==> inputs of v2 <==
## rrc_filter
module rrc_filter #(
	parameter WIDTH = 9
)(
	input logic clk,
	input logic rst,
	input logic signed [WIDTH-1:0] filter_in,
	output logic signed [WIDTH-1:0] filter_out
);
export LEC_CHECK = 0
export ABC_AREA = 1
export CAP_MARGIN = 20
export CORE_ASPECT_RATIO = 0.5
export CORE_MARGIN = 2
export CORE_UTILIZATION = 72
export CTS_CLUSTER_DIAMETER = 200
export PLACE_DENSITY_LB_ADDON = 0.18
export SETUP_SLACK_MARGIN = 1.51
export SLEW_MARGIN = 20
create_clock -name core_clock -period 8.07 [get_ports {clk}]
run.sh (not shown) runs the stock make flow with config.mk's settings and CLKGATE_MAP_FILE=.
==> inputs of v24, as changes to v2 <==
CORE_ASPECT_RATIO = 1.16   (was 0.5)
CTS_CLUSTER_DIAMETER = default   (was 200)
CTS_CLUSTER_SIZE = 15   (was default)
PLACE_DENSITY_LB_ADDON = 0.16   (was 0.18)
SETUP_SLACK_MARGIN = 1.65   (was 1.51)
TNS_END_PERCENT = 15   (was default)
==> flow/constraint.sdc (replaced) <==
create_clock -name core_clock -period 5.84 [get_ports {clk}]
set_input_delay 1.1680 -clock core_clock [delete_from_list [all_inputs] [get_ports {clk}]]
set_output_delay 1.1680 -clock core_clock [all_outputs]
set_load 0.01 [all_outputs]
==> inputs of v16, as changes to v2 <==
ABC_AREA = default   (was 1)
CORE_ASPECT_RATIO = default   (was 0.5)
CORE_UTILIZATION = 40   (was 72)
CTS_CLUSTER_DIAMETER = default   (was 200)
PLACE_DENSITY_LB_ADDON = default   (was 0.18)
SETUP_SLACK_MARGIN = default   (was 1.51)
==> flow/constraint.sdc (replaced) <==
create_clock -name core_clock -period 11.6 [get_ports {clk}]
set_input_delay 2.3200 -clock core_clock [delete_from_list [all_inputs] [get_ports {clk}]]
set_output_delay 2.3200 -clock core_clock [all_outputs]
set_load 0.01 [all_outputs]
==> inputs of v9, as changes to v2 <==
CELL_PAD_IN_SITES_GLOBAL_PLACEMENT = 2   (was default)
CORE_ASPECT_RATIO = 0.54   (was 0.5)
CORE_UTILIZATION = 40   (was 72)
CTS_CLUSTER_DIAMETER = default   (was 200)
CTS_CLUSTER_SIZE = 31   (was default)
GPL_ROUTABILITY_DRIVEN = 0   (was default)
MIN_ROUTING_LAYER = met2   (was default)
PLACE_DENSITY_LB_ADDON = default   (was 0.18)
SETUP_SLACK_MARGIN = default   (was 1.51)
==> flow/constraint.sdc (replaced) <==
create_clock -name core_clock -period 10.5 [get_ports {clk}]
set_input_delay 2.1000 -clock core_clock [delete_from_list [all_inputs] [get_ports {clk}]]
set_output_delay 2.1000 -clock core_clock [all_outputs]
set_load 0.01 [all_outputs]
==> notes <==
Between v2 and v24, the lower clock-buffer cell count is in v2 (gap 4). Of v16 and v2, v2 has the higher area after synthesis (gap 1.1%, measured against v2). Via count: v16 < v2 < v24 < v9. The lowest core utilization belongs to v9, the highest to v24. Of v9 and v16, v16 has the higher worst hold slack (gap 1.8 ps). v16 finished clean. v9 passed the timing, design-rule and antenna checks. v24 finished but failed the layout checks on setup timing. v2 finished but fails on setup timing. In v16 the synthesized cell count is smaller than in v2, by 7.0%.
==> figures <==
item	v24	v9	v2	v16
Result of the run	failed layout checks	timing/DRC/antenna clean	failed layout checks	timing/DRC/antenna clean
Layout check failures	setup timing	-	setup timing	-
Chip area in the Yosys report	0.0257 mm2	0.0257 mm2	0.0257 mm2	0.0254 mm2
Setup skew after layout	51.4 ps	18.3 ps	30.1 ps	21.9 ps
Worst r2r src	shift_reg_out[14][3]	shift_reg_out[16][3]	shift_reg_out[14][2]	shift_reg_out[14][0]
Routed length on met1	25,000 um	0 um	27,300 um	24,300 um
Number of multi-input combinational cells	1,365	1,365	1,365	1,280
Critical path buffer and inverter count	8	7	9	5
Post-CTS clock slew at the launch and capture registers of the worst setup and hold paths	70 ps	60 ps	70 ps	60 ps
1st-pass router iterations	7	6	8	5
Number of DRC markers after the initial detailed-route iteration	1,600	2,044	1,649	704
Tot GR Track Use	44.3%	34.4%	39.6%	17.2%
Pin count of the biggest net entering global routing	148	157	161	164
H-tree Lvls	1	1	1	2
Detailed route wirelength on metal3	6590 um	39,200 um	7420 um	1720 um
Well-tap cell count	456	840	475	846


==> inputs of v37 <==
==> flow/design.v <==
`timescale 1ns / 1ps
module rrc_filter #(
	parameter WIDTH = 9
)(
	input logic clk,
	input logic rst,
	input logic signed [WIDTH-1:0] filter_in,
	output logic signed [WIDTH-1:0] filter_out
);
	logic signed [WIDTH-1:0] shift_reg_out [0:31];
	logic signed [2*WIDTH-1:0] mul_sum [0:32];
	logic signed [23:0] acc_sum;
	integer i;
	always @(posedge clk or posedge rst) begin
		if(rst) begin
			for(i = 0; i < 32; i=i+1) begin
				shift_reg_out[i] <= 9'b0;
			end
		end
		else begin
			shift_reg_out[0] <= filter_in;
			for(i = 0; i < 31; i=i+1) begin
				shift_reg_out[i+1] <= shift_reg_out[i];
			end
		end
	end
	multiplier_9b #(.WIDTH(9)) MUL0(.mul_in(filter_in), .coefficient(9'd0), .mul_out(mul_sum[0]));
	multiplier_9b #(.WIDTH(9)) MUL1(.mul_in(shift_reg_out[0]), .coefficient(-9'd1), .mul_out(mul_sum[1]));
	multiplier_9b #(.WIDTH(9)) MUL2(.mul_in(shift_reg_out[1]), .coefficient(9'd1),.mul_out(mul_sum[2]));
	multiplier_9b #(.WIDTH(9)) MUL3(.mul_in(shift_reg_out[2]), .coefficient(9'd0),.mul_out(mul_sum[3]));
	multiplier_9b #(.WIDTH(9)) MUL4(.mul_in(shift_reg_out[3]), .coefficient(-9'd1),.mul_out(mul_sum[4]));
	multiplier_9b #(.WIDTH(9)) MUL5(.mul_in(shift_reg_out[4]), .coefficient(9'd2),.mul_out(mul_sum[5]));
	multiplier_9b #(.WIDTH(9)) MUL6(.mul_in(shift_reg_out[5]), .coefficient(9'd0),.mul_out(mul_sum[6]));
	multiplier_9b #(.WIDTH(9)) MUL7(.mul_in(shift_reg_out[6]), .coefficient(-9'd2),.mul_out(mul_sum[7]));
	multiplier_9b #(.WIDTH(9)) MUL8(.mul_in(shift_reg_out[7]), .coefficient(9'd2),.mul_out(mul_sum[8]));
	multiplier_9b #(.WIDTH(9)) MUL9(.mul_in(shift_reg_out[8]), .coefficient(9'd0),.mul_out(mul_sum[9]));
	multiplier_9b #(.WIDTH(9)) MUL10(.mul_in(shift_reg_out[9]), .coefficient(-9'd6),.mul_out(mul_sum[10]));
	multiplier_9b #(.WIDTH(9)) MUL11(.mul_in(shift_reg_out[10]), .coefficient(9'd8),.mul_out(mul_sum[11]));
	multiplier_9b #(.WIDTH(9)) MUL12(.mul_in(shift_reg_out[11]), .coefficient(9'd10),.mul_out(mul_sum[12]));
	multiplier_9b #(.WIDTH(9)) MUL13(.mul_in(shift_reg_out[12]), .coefficient(-9'd28),.mul_out(mul_sum[13]));
	multiplier_9b #(.WIDTH(9)) MUL14(.mul_in(shift_reg_out[13]), .coefficient(-9'd14),.mul_out(mul_sum[14]));
	multiplier_9b #(.WIDTH(9)) MUL15(.mul_in(shift_reg_out[14]), .coefficient(9'd111),.mul_out(mul_sum[15]));
	multiplier_9b #(.WIDTH(9)) MUL16(.mul_in(shift_reg_out[15]), .coefficient(9'd196),.mul_out(mul_sum[16]));
	multiplier_9b #(.WIDTH(9)) MUL17(.mul_in(shift_reg_out[16]), .coefficient(9'd111),.mul_out(mul_sum[17]));
	multiplier_9b #(.WIDTH(9)) MUL18(.mul_in(shift_reg_out[17]), .coefficient(-9'd14),.mul_out(mul_sum[18]));
	multiplier_9b #(.WIDTH(9)) MUL19(.mul_in(shift_reg_out[18]), .coefficient(-9'd28),.mul_out(mul_sum[19]));
	multiplier_9b #(.WIDTH(9)) MUL20(.mul_in(shift_reg_out[19]), .coefficient(9'd10),.mul_out(mul_sum[20]));
	multiplier_9b #(.WIDTH(9)) MUL21(.mul_in(shift_reg_out[20]), .coefficient(9'd8),.mul_out(mul_sum[21]));
	multiplier_9b #(.WIDTH(9)) MUL22(.mul_in(shift_reg_out[21]), .coefficient(-9'd6),.mul_out(mul_sum[22]));
	multiplier_9b #(.WIDTH(9)) MUL23(.mul_in(shift_reg_out[22]), .coefficient(9'd0),.mul_out(mul_sum[23]));
	multiplier_9b #(.WIDTH(9)) MUL24(.mul_in(shift_reg_out[23]), .coefficient(9'd2),.mul_out(mul_sum[24]));
	multiplier_9b #(.WIDTH(9)) MUL25(.mul_in(shift_reg_out[24]), .coefficient(-9'd2),.mul_out(mul_sum[25]));
	multiplier_9b #(.WIDTH(9)) MUL26(.mul_in(shift_reg_out[25]), .coefficient(9'd0),.mul_out(mul_sum[26]));
	multiplier_9b #(.WIDTH(9)) MUL27(.mul_in(shift_reg_out[26]), .coefficient(9'd2),.mul_out(mul_sum[27]));
	multiplier_9b #(.WIDTH(9)) MUL28(.mul_in(shift_reg_out[27]), .coefficient(-9'd1),.mul_out(mul_sum[28]));
	multiplier_9b #(.WIDTH(9)) MUL29(.mul_in(shift_reg_out[28]), .coefficient(9'd0),.mul_out(mul_sum[29]));
	multiplier_9b #(.WIDTH(9)) MUL30(.mul_in(shift_reg_out[29]), .coefficient(9'd1),.mul_out(mul_sum[30]));
	multiplier_9b #(.WIDTH(9)) MUL31(.mul_in(shift_reg_out[30]), .coefficient(-9'd1),.mul_out(mul_sum[31]));
	multiplier_9b #(.WIDTH(9)) MUL32(.mul_in(shift_reg_out[31]), .coefficient(9'd0),.mul_out(mul_sum[32]));
	always_comb begin : accumulate_sum
		acc_sum = mul_sum[0] + mul_sum[1] + mul_sum[2] + mul_sum[3] + mul_sum[4] + 
		mul_sum[5] + mul_sum[6] + mul_sum[7] + mul_sum[8] + mul_sum[9] + 
		mul_sum[10] + mul_sum[11] + mul_sum[12] + mul_sum[13] + mul_sum[14] + 
		mul_sum[15] + mul_sum[16] + mul_sum[17] + mul_sum[18] + mul_sum[19] + 
		mul_sum[20] + mul_sum[21] + mul_sum[22] + mul_sum[23] + mul_sum[24] + 
		mul_sum[25] + mul_sum[26] + mul_sum[27] + mul_sum[28] + mul_sum[29] + 
		mul_sum[30] + mul_sum[31] + mul_sum[32];  
	end
	logic signed [15:0] trunc_frac_sum;
	assign trunc_frac_sum = acc_sum[23:8];
	always_ff @( posedge clk or posedge rst ) begin : blockName
		if(rst) begin
			filter_out <= 0;
		end
		else if(trunc_frac_sum > 255) begin
			filter_out <= 255;
		end
		else if(trunc_frac_sum < -256) begin
			filter_out <= -256;
		end
		else begin
			filter_out <= trunc_frac_sum;
		end
	end
endmodule
module multiplier_9b #(
	parameter WIDTH = 9
)(
	input logic signed [WIDTH-1:0] mul_in,
	input logic signed [WIDTH-1:0] coefficient,
	output logic signed [2*WIDTH-1:0] mul_out
);
	assign mul_out = mul_in * coefficient;
endmodule
==> flow/run.sh <==
#!/bin/bash
# the make line also repeats each setting of config.mk as NAME=value (left out here)
make -C /OpenROAD-flow-scripts/flow DESIGN_CONFIG=/design/flow/config.mk WORK_HOME=/design/flow/orfs CLKGATE_MAP_FILE= finish
==> flow/config.mk <==
export PLATFORM = sky130hd
export DESIGN_NAME = rrc_filter
export DESIGN_NICKNAME = rrc_filter
export VERILOG_FILES = /design/flow/design.v
export SDC_FILE = /design/flow/constraint.sdc
export NUM_CORES = 4
export LEC_CHECK = 0
export CAP_MARGIN = 20
export CORE_ASPECT_RATIO = 1.03
export CORE_MARGIN = 2
export CORE_UTILIZATION = 40
export CTS_CLUSTER_SIZE = 31
export SLEW_MARGIN = 20
==> flow/constraint.sdc <==
create_clock -name core_clock -period 10.5 [get_ports {clk}]
set_input_delay 2.1000 -clock core_clock [delete_from_list [all_inputs] [get_ports {clk}]]
set_output_delay 2.1000 -clock core_clock [all_outputs]
set_load 0.01 [all_outputs]
==> inputs of v18, as changes to v37 <==
- ABC_AREA: not set -> 1
- CORE_ASPECT_RATIO: 1.03 -> not set
- CORE_UTILIZATION: 40 -> 45
- CTS_CLUSTER_SIZE: 31 -> not set
- GPL_ROUTABILITY_DRIVEN: not set -> 1
- PLACE_DENSITY_LB_ADDON: not set -> 0.23
- SETUP_SLACK_MARGIN: not set -> -0.28
- SLEW_MARGIN: 20 -> 15
==> flow/constraint.sdc (replaced) <==
create_clock -name core_clock -period 5.7 [get_ports {clk}]
set_input_delay 1.1400 -clock core_clock [delete_from_list [all_inputs] [get_ports {clk}]]
set_output_delay 1.1400 -clock core_clock [all_outputs]
set_load 0.01 [all_outputs]
==> inputs of v19, as changes to v37 <==
- ABC_AREA: not set -> 1
- CORE_ASPECT_RATIO: 1.03 -> not set
- CORE_UTILIZATION: 40 -> 72
- CTS_CLUSTER_SIZE: 31 -> not set
- PLACE_DENSITY_LB_ADDON: not set -> 0.06
==> flow/constraint.sdc (replaced) <==
create_clock -name core_clock -period 7.31 [get_ports {clk}]
set_input_delay 1.4620 -clock core_clock [delete_from_list [all_inputs] [get_ports {clk}]]
set_output_delay 1.4620 -clock core_clock [all_outputs]
set_load 0.01 [all_outputs]
==> results <==
- v18 finished with setup timing left. v19 completed, yet does not pass: setup timing. v37 passed the timing, design-rule and antenna checks.
- Critical path depth: v37 is lower than v18 (7).
- In sequential cell count, v18 and v37 do not differ.
- In v18 the die area is smaller than in v37, by 10%.
- Against v37, the core utilization of v18 is higher by 13 points.
- First-iteration DRC count: v37 < v18 < v19.
==> figures <==
Part of the Yosys area used for sequential elements: v37 28.3%; v18 28.0%; v19 28.0%
Xor/xnor share: v37 4.71%; v18 4.90%; v19 4.90%
Share of the cycle needed by the critical path after routing: v37 96.0%; v18 161%; v19 125%
Run status: v37 timing/DRC/antenna clean; v18 failed layout checks; v19 failed layout checks
Layout check failures: v37 -; v18 setup timing; v19 setup timing
Number of clock-tree buffers in the layout: v37 46; v18 48; v19 38
Chip Footprint: v37 65700 µm²; v18 59100 µm²; v19 37200 µm²
Total instance count after detailed placement: v37 3019; v18 3589; v19 3188
Hold Path Origin: v37 shift_reg_out[2][4]$_DFF_PP0_; v18 shift_reg_out[5][3]$_DFF_PP0_; v19 shift_reg_out[5][6]$_DFF_PP0_
Clock buffers created by TritonCTS: v37 37; v18 36; v19 31
Worst setup slack after placement: v37 0.0290 ns; v18 -3.56 ns; v19 -1.96 ns
Number of global-route vias before repair: v37 16.0k; v18 19.4k; v19 21.1k
